Design mips, start of the top module:
module mips(
	input        	clk, reset,
	output	[31:0]	pc,
	input 	[31:0]	instr,
	output			memwrite,
	output	[31:0]	aluout, writedata,
	input 	[31:0]	readdata,
	input	[ 4:0]	dispSel,
	output	[31:0]	dispDat );
For scale: roughly 7900 cells after synthesis, roughly 1100 flip-flops, about 200 I/O pins.
clock: 12.0 ns
lec_check: 0
cap_margin: 20
cell_pad_in_sites_detail_placement: 2
cell_pad_in_sites_global_placement: 2
core_margin: 2
core_utilization: 20
slew_margin: 20
run.sh (not shown) runs the stock make flow with config.mk's settings and CLKGATE_MAP_FILE=.
The baseline finished clean.
Next try:
CAP_MARGIN = 35   (was 20)
GPL_TIMING_DRIVEN = 0   (was default)
MIN_ROUTING_LAYER = met1   (was default)
TNS_END_PERCENT = 15   (was default)
After rerunning:
- With this change the flow completed, yet does not pass: setup timing
- cell count is higher by 1.2%
- via count is higher by 11%
- hold slack gains 0.012 ns
- sequential cell count does not change
- setup slack loses 0.51 ns
- synthesized area is unchanged


mips again, from the RTL that the note above started with.
clock: 12.3 ns
lec_check: 0
cap_margin: 20
core_margin: 2
core_utilization: 60
cts_cluster_size: 94
slew_margin: 20
The starting point went through all stages and came out clean.
==> next run, changes <==
--- a/flow/config.mk
+++ b/flow/config.mk
@@ -6,7 +6,10 @@
 export NUM_CORES = 4
 export LEC_CHECK = 0
-export CAP_MARGIN = 20
+export CAP_MARGIN = 0
 export CORE_MARGIN = 2
-export CORE_UTILIZATION = 60
-export CTS_CLUSTER_SIZE = 94
+export CORE_UTILIZATION = 72
+export CTS_CLUSTER_DIAMETER = 400
+export CTS_CLUSTER_SIZE = 10
+export PLACE_DENSITY_LB_ADDON = 0.27
+export SETUP_SLACK_MARGIN = -1.17
 export SLEW_MARGIN = 20
What happened: The new run failed in 5_1_grt on GRT-0232. Synthesized area stays the same. Die area came out lower by 17%. Synthesized cell count does not change.


mips again, from the RTL that the note above started with.
==> flow/config.mk <==
export PLATFORM = sky130hd
export DESIGN_NAME = mips
export DESIGN_NICKNAME = mips
export VERILOG_FILES = /design/flow/design.v
export SDC_FILE = /design/flow/constraint.sdc
export NUM_CORES = 4
export LEC_CHECK = 0
export CAP_MARGIN = 0
export CORE_ASPECT_RATIO = 0.94
export CORE_MARGIN = 2
export CORE_UTILIZATION = 72
export CTS_CLUSTER_DIAMETER = 57
export CTS_CLUSTER_SIZE = 58
export PLACE_DENSITY_LB_ADDON = 0.01
export SETUP_SLACK_MARGIN = 2.88
export SLEW_MARGIN = 20
==> flow/constraint.sdc <==
create_clock -name core_clock -period 9.77 [get_ports {clk}]
set_input_delay 1.9540 -clock core_clock [delete_from_list [all_inputs] [get_ports {clk}]]
set_output_delay 1.9540 -clock core_clock [all_outputs]
set_load 0.01 [all_outputs]
The starting point stopped in 4_1_cts on DPL-0033.
==> next run, changes <==
==> flow/config.mk (replaced) <==
export PLATFORM = sky130hd
export DESIGN_NAME = mips
export DESIGN_NICKNAME = mips
export VERILOG_FILES = /design/flow/design.v
export SDC_FILE = /design/flow/constraint.sdc
export NUM_CORES = 4
export LEC_CHECK = 0
export CAP_MARGIN = 20
export CORE_MARGIN = 2
export CORE_UTILIZATION = 58
export SLEW_MARGIN = 20
export TNS_END_PERCENT = 5
==> flow/constraint.sdc (replaced) <==
create_clock -name core_clock -period 9.73 [get_ports {clk}]
set_input_delay 1.9460 -clock core_clock [delete_from_list [all_inputs] [get_ports {clk}]]
set_output_delay 1.9460 -clock core_clock [all_outputs]
set_load 0.01 [all_outputs]
- The changed run produced a layout that fails on setup timing
- die area grows by 24%
- area after synthesis is unchanged
- synthesized cell count does not change
==> next run, changes <==
--- a/flow/config.mk
+++ b/flow/config.mk
@@ -8 +8 @@
-export CAP_MARGIN = 20
+export CAP_MARGIN = 5
@@ -10 +10,2 @@
-export CORE_UTILIZATION = 58
+export CORE_UTILIZATION = 66
+export SETUP_SLACK_MARGIN = 2.71
What happened: The changed run ended with an error in 5_1_grt. Die size fell by 12%. Synthesized cell count is unchanged. Area after synthesis stays the same.
==> next run, changes <==
--- a/flow/config.mk
+++ b/flow/config.mk
@@ -8 +8 @@
-export CAP_MARGIN = 5
+export CAP_MARGIN = 20
@@ -10,2 +10 @@
-export CORE_UTILIZATION = 66
-export SETUP_SLACK_MARGIN = 2.71
+export CORE_UTILIZATION = 40
@@ -13 +11,0 @@
-export TNS_END_PERCENT = 5
==> flow/constraint.sdc (replaced) <==
create_clock -name core_clock -period 12.0 [get_ports {clk}]
set_input_delay 2.4000 -clock core_clock [delete_from_list [all_inputs] [get_ports {clk}]]
set_output_delay 2.4000 -clock core_clock [all_outputs]
set_load 0.01 [all_outputs]
Result:
- Now the flow passed the timing, DRC and antenna checks
- die area increases by 64%
- synthesized cell count is unchanged
- synthesized area is unchanged


## job 5730
mips again, from the RTL that the note above started with.
Settings: LEC_CHECK=0, CAP_MARGIN=20, CELL_PAD_IN_SITES_GLOBAL_PLACEMENT=2, CORE_ASPECT_RATIO=1.17, CORE_MARGIN=10, CORE_UTILIZATION=30, CTS_CLUSTER_SIZE=20, GPL_TIMING_DRIVEN=0, HOLD_SLACK_MARGIN=0.14, MAX_ROUTING_LAYER=met4, PLACE_DENSITY_LB_ADDON=0.08, SETUP_SLACK_MARGIN=-1.14, SLEW_MARGIN=5, TNS_END_PERCENT=5; clock period 12.0 ns.
Final checks on job 5730, whose flow otherwise completed, came back failing, citing setup timing.
Edits applied to the flow inputs when going from job 5730 to job 1771:
Settings: clearing MAX_ROUTING_LAYER, which used to be met4; clearing CTS_CLUSTER_SIZE, which used to be 20; clearing HOLD_SLACK_MARGIN, which used to be 0.14; swapping 10 for 2 in CORE_MARGIN; swapping 20 for 5 in CAP_MARGIN; clearing PLACE_DENSITY_LB_ADDON, which used to be 0.08; clearing CELL_PAD_IN_SITES_GLOBAL_PLACEMENT, which used to be 2; swapping -1.14 for 2.32 in SETUP_SLACK_MARGIN; swapping 30 for 66 in CORE_UTILIZATION; clearing CORE_ASPECT_RATIO, which used to be 1.17; clearing GPL_TIMING_DRIVEN, which used to be 0; swapping 5 for 20 in SLEW_MARGIN; swapping 12.0 for 8.84 in the clock period (ns, I/O delays scaled along).
Results
Relative to job 5730, number of gates given a new drive strength after cts has decreased by 127 in job 1771.
In job 1771, the total half-perimeter wirelength after legalization and detailed placement came out about 40% below the value in job 5730.
In job 1771, post-CTS setup repair buffer count is higher than in job 5730.
Relative to job 5730, the floorplan die height of job 1771 is lower by about 40%.
Job 1771 is listed as incomplete: the tool reported an error in global routing and the run ended there.
Area after detailed placement is higher on job 1771
> inputs changed (job 1771 -> job 2248)
Settings: CORE_UTILIZATION: 66 -> 58; CAP_MARGIN: 5 -> 20; TNS_END_PERCENT: 5 -> unset.
Notes after the runs:
Job 2248 against job 1771: post-synthesis simple-gate area fraction now sits at about the same level, area inside the core boundary now sits higher, synthesized area now sits at about the same level. Job 2248 reports a higher CTS buffer count than job 1771 does. Compared with job 1771, job 2248 shows a lower number of instances resized during post-cts repair. Job 2248 finished all stages; however, its layout fails the closing checks, the failures being setup timing. Job 2248 -> job 1771: total of hold buffers inserted after clock tree synthesis delta 0, exact match. On area of the die: between job 1771 and job 2248, it ends up higher for job 2248. Compared with job 1771, row count in job 2248 increased by a little under 10%.


Starting RTL as in the previous note.
==> flow/config.mk <==
export PLATFORM = sky130hd
export DESIGN_NAME = mips
export DESIGN_NICKNAME = mips
export VERILOG_FILES = /design/flow/design.v
export SDC_FILE = /design/flow/constraint.sdc
export NUM_CORES = 4
export LEC_CHECK = 0
export ABC_AREA = 1
export CAP_MARGIN = 20
export CORE_MARGIN = 2
export CORE_UTILIZATION = 70
export PLACE_DENSITY = 0.65
export SETUP_SLACK_MARGIN = 2.32
export SLEW_MARGIN = 20
==> flow/constraint.sdc <==
create_clock -name core_clock -period 8.84 [get_ports {clk}]
set_input_delay 1.7680 -clock core_clock [delete_from_list [all_inputs] [get_ports {clk}]]
set_output_delay 1.7680 -clock core_clock [all_outputs]
set_load 0.01 [all_outputs]
The baseline failed in 5_1_grt, error GRT-0232.
Rerun with:
Settings changed: ABC_AREA 1 to not set, CAP_MARGIN 20 to 5, CORE_UTILIZATION 70 to 63, PLACE_DENSITY 0.65 to not set, SETUP_SLACK_MARGIN 2.32 to -0.21.
The new run stopped in 5_1_grt on GRT-0232.
Die area climbs by 5.6%.
Area after synthesis drops by 4.9%.
Synthesized cell count drops by 37%.
Rerun with:
Settings changed: CAP_MARGIN 5 to 20, CORE_UTILIZATION 63 to 58, SETUP_SLACK_MARGIN -0.21 to not set, TNS_END_PERCENT set to 5.
Clock period 8.84 ns to 10.3 ns, I/O delays scaled along.
Effect: Now the flow completed, yet does not pass: negative setup slack. Synthesized area is unchanged. Synthesized cell count is unchanged. Die area increases by 8.5%.


The RTL this note starts from:
==> flow/design.v <==
module maindec(
	input	[ 5:0]	op,
	output			memtoreg, memwrite, branch, alusrc, regdst, regwrite, jump,
	output	[ 1:0]	aluop,
	output			mulORreg, pcORreg, hilo, dstOR31, jr, wehi, welo,
	input [5:0] funct);
	reg 	[ 15:0]	controls;
	assign {regwrite, regdst, alusrc, branch, memwrite, memtoreg, jump, aluop, 
				mulORreg, pcORreg, hilo, dstOR31, jr, wehi, welo} = controls;
	always @(*)
		case(op)
			6'b000000: begin
						  case(funct)
								6'b011001: controls <= 16'b0000000000000011;  
								6'b010010: controls <= 16'b1100000001010000;  
								6'b010000: controls <= 16'b1100000001000000;  
								6'b001000: controls <= 16'b0000000000000100;  
								default:	controls <=   16'b1100000100000000;    
						  endcase
						  end
			6'b100011: controls <= 16'b1010010000000000;  
			6'b101011: controls <= 16'b0010100000000000;  
			6'b000100: controls <= 16'b0001000010000000;  
			6'b001000: controls <= 16'b1010000000000000;  
			6'b000010: controls <= 16'b0000001000000000;  
			6'b000011: controls <= 16'b1000001000101000;  
			default:   controls <= 16'bxxxxxxxxxxxxxxxx;  
		endcase
endmodule
module aludec(
	input		[5:0]	funct,
	input		[1:0]	aluop,
	output reg	[2:0]	alucontrol );
	always @(*)
		case(aluop)
			2'b00: alucontrol <= 3'b010;   
			2'b01: alucontrol <= 3'b110;   
			default: case(funct)           
				6'b100000: alucontrol <= 3'b010;  
				6'b100010: alucontrol <= 3'b110;  
				6'b100100: alucontrol <= 3'b000;  
				6'b100101: alucontrol <= 3'b001;  
				6'b101010: alucontrol <= 3'b111;  
				default:   alucontrol <= 3'bxxx;  
			endcase
		endcase
endmodule
module alu(
	input		[31:0]	a, b, 
	input		[ 2:0]	alucont, 
	output reg	[31:0]	result,
	output			zero );
	wire	[31:0]	b2, sum, slt;
	assign b2 = alucont[2] ? ~b:b; 
	assign sum = a + b2 + alucont[2];
	assign slt = sum[31];
	always@(*)
		case(alucont[1:0])
			2'b00: result <= a & b;
			2'b01: result <= a | b;
			2'b10: result <= sum;
			2'b11: result <= slt;
		endcase
	assign zero = (result == 32'b0);
endmodule
module multiplier(
   input [31:0] a, b,
	output [63:0] c);
	assign c = a * b;
endmodule
module adder(
	input	[31:0]	a, b,
	output	[31:0]	y );
	assign y = a + b;
endmodule
module sl2(
	input	[31:0]	a,
	output	[31:0]	y );
	assign y = {a[29:0], 2'b00};
endmodule
module signext(
	input	[15:0]	a,
	output	[31:0]	y );
	assign y = {{16{a[15]}}, a};
endmodule
module Dreg(
   input clk, reset, we,
	input [31:0] d,
	output reg [31:0] q
);
	always@(posedge clk, posedge reset)
		if(reset) q <= 32'b0;
		else 
				if(we) q <= d;
				else q <= q;
endmodule
module flopr #(parameter WIDTH = 8) (
	input					clk, reset,
	input		[WIDTH-1:0]	d, 
	output reg	[WIDTH-1:0]	q);
	always @(posedge clk, posedge reset)
		if (reset) q <= 0;
		else       q <= d;
endmodule
module mux2 #(parameter WIDTH = 8) (
	input	[WIDTH-1:0]	d0, d1, 
	input				s, 
	output	[WIDTH-1:0]	y );
	assign y = s ? d1 : d0; 
endmodule
module regfile(	
	input			clk, 
	input			we3, 
	input 	[ 4:0]	ra1, ra2, wa3, 
	input	[31:0] 	wd3, 
	output 	[31:0] 	rd1, rd2,
	input	[ 4:0] 	ra4,
	output 	[31:0] 	rd4);
	reg		[31:0]	rf[31:0];
    always @(posedge clk)
        if (we3)
			if (~ wa3[4])
				rf[{0,wa3[3:0]}] <= wd3;
			else
				rf[{1,wa3[3:0]}] <= wd3;
	assign rd1 = (ra1 != 0) ? rf[ra1[4:0]] : 0;
	assign rd2 = (ra2 != 0) ? rf[ra2[4:0]] : 0;
	assign rd4 = (ra4 != 0) ? rf[ra4[4:0]] : 0;
endmodule
module controller(
	input	[5:0]	op, funct,
	input			zero,
	output			memtoreg, memwrite, pcsrc, alusrc, regdst, regwrite, jump,
	output	[2:0]	alucontrol,
	output			mulORreg, pcORreg, hilo, dstOR31, jr, wehi, welo);
	wire	[1:0]	aluop;
	wire			branch;
	maindec	md(op, memtoreg, memwrite, branch, alusrc, regdst, regwrite, jump, aluop,
					mulORreg, pcORreg, hilo, dstOR31, jr, wehi, welo, funct);
	aludec	ad(funct, aluop, alucontrol);
	assign pcsrc = branch & zero;
endmodule
module datapath(
	input			clk, reset, memtoreg, pcsrc, alusrc, regdst, regwrite, jump,
	input	[2:0]	alucontrol,
	output			zero,
	output	[31:0]	pc,
	input	[31:0]	instr,
	output	[31:0]	aluout, writedata,
	input	[31:0]	readdata,
	input	[ 4:0]	dispSel,
	output	[31:0]	dispDat,
	input mulORreg, pcORreg, hilo, dstOR31, jr, wehi, welo);
	wire [4:0]  writereg, writereg_result;
	wire [31:0] pcnext, pcnextbr, pcplus4, pcbranch, signimm, signimmsh, srca, srcb, memtoreg_result;
	wire[63:0] product;
	wire [31:0] outHi, outLo, outHiLo, mulORreg_result, pcORreg_result, jrmux_result;
	flopr #(32) pcreg(clk, reset, jrmux_result, pc);
	adder       pcadd1(pc, 32'b100, pcplus4);
	sl2         immsh(signimm, signimmsh);
	adder       pcadd2(pcplus4, signimmsh, pcbranch);
	mux2 #(32)  pcbrmux(pcplus4, pcbranch, pcsrc, pcnextbr);
	mux2 #(32)  pcmux(pcnextbr, {pcplus4[31:28], instr[25:0], 2'b00}, jump, pcnext);
	mux2 #(32)  JRmux(pcnext, srca, jr, jrmux_result);
	regfile		rf(clk, regwrite, instr[25:21], instr[20:16], writereg, pcORreg_result, srca, writedata, dispSel, dispDat);
	mux2 #(5)	wrmux(instr[20:16], instr[15:11], regdst, writereg_result);
	mux2 #(5)	dst31Mux(writereg_result, 5'd31, dstOR31, writereg);
	mux2 #(32)	resmux(aluout, readdata, memtoreg, memtoreg_result);
	mux2 #(32) mulregMux(memtoreg_result, outHiLo, mulORreg, mulORreg_result);
	mux2 #(32) PCregMux(mulORreg_result, pcplus4, pcORreg, pcORreg_result);
	signext		se(instr[15:0], signimm);
	mux2 #(32)	srcbmux(writedata, signimm, alusrc, srcb);
	alu			alu(srca, srcb, alucontrol, aluout, zero);
	multiplier mul(srca, srcb, product);
	Dreg dhi(clk, reset, wehi, product[63:32], outHi);
	Dreg dlo(clk, reset, welo, product[31:0], outLo);
	mux2 #(32) HiLomux(outHi, outLo, hilo, outHiLo);
endmodule
module mips(
	input        	clk, reset,
	output	[31:0]	pc,
	input 	[31:0]	instr,
	output			memwrite,
	output	[31:0]	aluout, writedata,
	input 	[31:0]	readdata,
	input	[ 4:0]	dispSel,
	output	[31:0]	dispDat );
	wire 			memtoreg, pcsrc, zero, alusrc, regdst, regwrite, jump;
	wire	[2:0] 	alucontrol;
	wire			mulORreg, pcORreg, hilo, dstOR31, jr, wehi, welo;
	controller c(instr[31:26], instr[5:0], zero,
				memtoreg, memwrite, pcsrc,
				alusrc, regdst, regwrite, jump,
				alucontrol,
				mulORreg, pcORreg, hilo, dstOR31, jr, wehi, welo);
	datapath dp(clk, reset, memtoreg, pcsrc,
				alusrc, regdst, regwrite, jump,
				alucontrol, zero, pc, instr, aluout, 
				writedata, readdata, dispSel, dispDat,
				mulORreg, pcORreg, hilo, dstOR31, jr, wehi, welo);
endmodule
clock: 6.4 ns
lec_check: 0
cap_margin: 0
core_margin: 2
core_utilization: 70
cts_cluster_diameter: 367
cts_cluster_size: 47
place_density_lb_addon: 0.0
setup_slack_margin: 1.86
slew_margin: 20
tns_end_percent: 70
The baseline did not get past global routing (5_1_grt) (GRT-0116).
Change:
==> flow/config.mk (replaced) <==
export PLATFORM = sky130hd
export DESIGN_NAME = mips
export DESIGN_NICKNAME = mips
export VERILOG_FILES = /design/flow/design.v
export SDC_FILE = /design/flow/constraint.sdc
export NUM_CORES = 4
export LEC_CHECK = 0
export CAP_MARGIN = 20
export CORE_MARGIN = 2
export CORE_UTILIZATION = 40
export SLEW_MARGIN = 20
==> flow/constraint.sdc (replaced) <==
create_clock -name core_clock -period 11.9 [get_ports {clk}]
set_input_delay 2.3800 -clock core_clock [delete_from_list [all_inputs] [get_ports {clk}]]
set_output_delay 2.3800 -clock core_clock [all_outputs]
set_load 0.01 [all_outputs]
Result: The changed run finished clean. Die size rises by 74%. Synthesized area stays the same. Synthesized cell count stays the same.
Change:
--- a/flow/config.mk
+++ b/flow/config.mk
@@ -6,6 +6,17 @@
 export NUM_CORES = 4
 export LEC_CHECK = 0
-export CAP_MARGIN = 20
-export CORE_MARGIN = 2
-export CORE_UTILIZATION = 40
+export ABC_AREA = 0
+export CAP_MARGIN = 15
+export CELL_PAD_IN_SITES_DETAIL_PLACEMENT = 1
+export CELL_PAD_IN_SITES_GLOBAL_PLACEMENT = 2
+export CORE_ASPECT_RATIO = 0.79
+export CORE_MARGIN = 6
+export CORE_UTILIZATION = 62
+export CTS_CLUSTER_DIAMETER = 307
+export CTS_CLUSTER_SIZE = 33
+export GPL_ROUTABILITY_DRIVEN = 1
+export GPL_TIMING_DRIVEN = 1
+export MIN_ROUTING_LAYER = met2
+export PLACE_DENSITY = 0.36
+export SETUP_SLACK_MARGIN = 3.08
 export SLEW_MARGIN = 20
Result: The new run did not get past global routing (5_1_grt) with GRT-0116. Die area went down by a quarter to a third. Synthesized cell count is unchanged. Area after synthesis is unchanged.
Change:
==> flow/config.mk (replaced) <==
export PLATFORM = sky130hd
export DESIGN_NAME = mips
export DESIGN_NICKNAME = mips
export VERILOG_FILES = /design/flow/design.v
export SDC_FILE = /design/flow/constraint.sdc
export NUM_CORES = 4
export LEC_CHECK = 0
export CAP_MARGIN = 20
export CORE_MARGIN = 2
export CORE_UTILIZATION = 72
export CTS_CLUSTER_SIZE = 47
export PLACE_DENSITY = 0.64
export SETUP_SLACK_MARGIN = 1.78
export SLEW_MARGIN = 20
==> flow/constraint.sdc (replaced) <==
create_clock -name core_clock -period 6.4 [get_ports {clk}]
set_input_delay 1.2800 -clock core_clock [delete_from_list [all_inputs] [get_ports {clk}]]
set_output_delay 1.2800 -clock core_clock [all_outputs]
set_load 0.01 [all_outputs]
Now the flow died in detailed placement (3_5_place_dp) on DPL-0033.
Synthesized area does not change.
Synthesized cell count is unchanged.
Die size shrinks by 17%.
Change:
--- a/flow/config.mk
+++ b/flow/config.mk
@@ -8,7 +8,5 @@
 export CAP_MARGIN = 20
 export CORE_MARGIN = 2
-export CORE_UTILIZATION = 72
+export CORE_UTILIZATION = 66
 export CTS_CLUSTER_SIZE = 47
-export PLACE_DENSITY = 0.64
-export SETUP_SLACK_MARGIN = 1.78
 export SLEW_MARGIN = 20
After rerunning: The new run never finished: it broke off in global routing (5_1_grt) with GRT-0232. Synthesized area is unchanged. Die size rises by 9.0%. Synthesized cell count does not change.
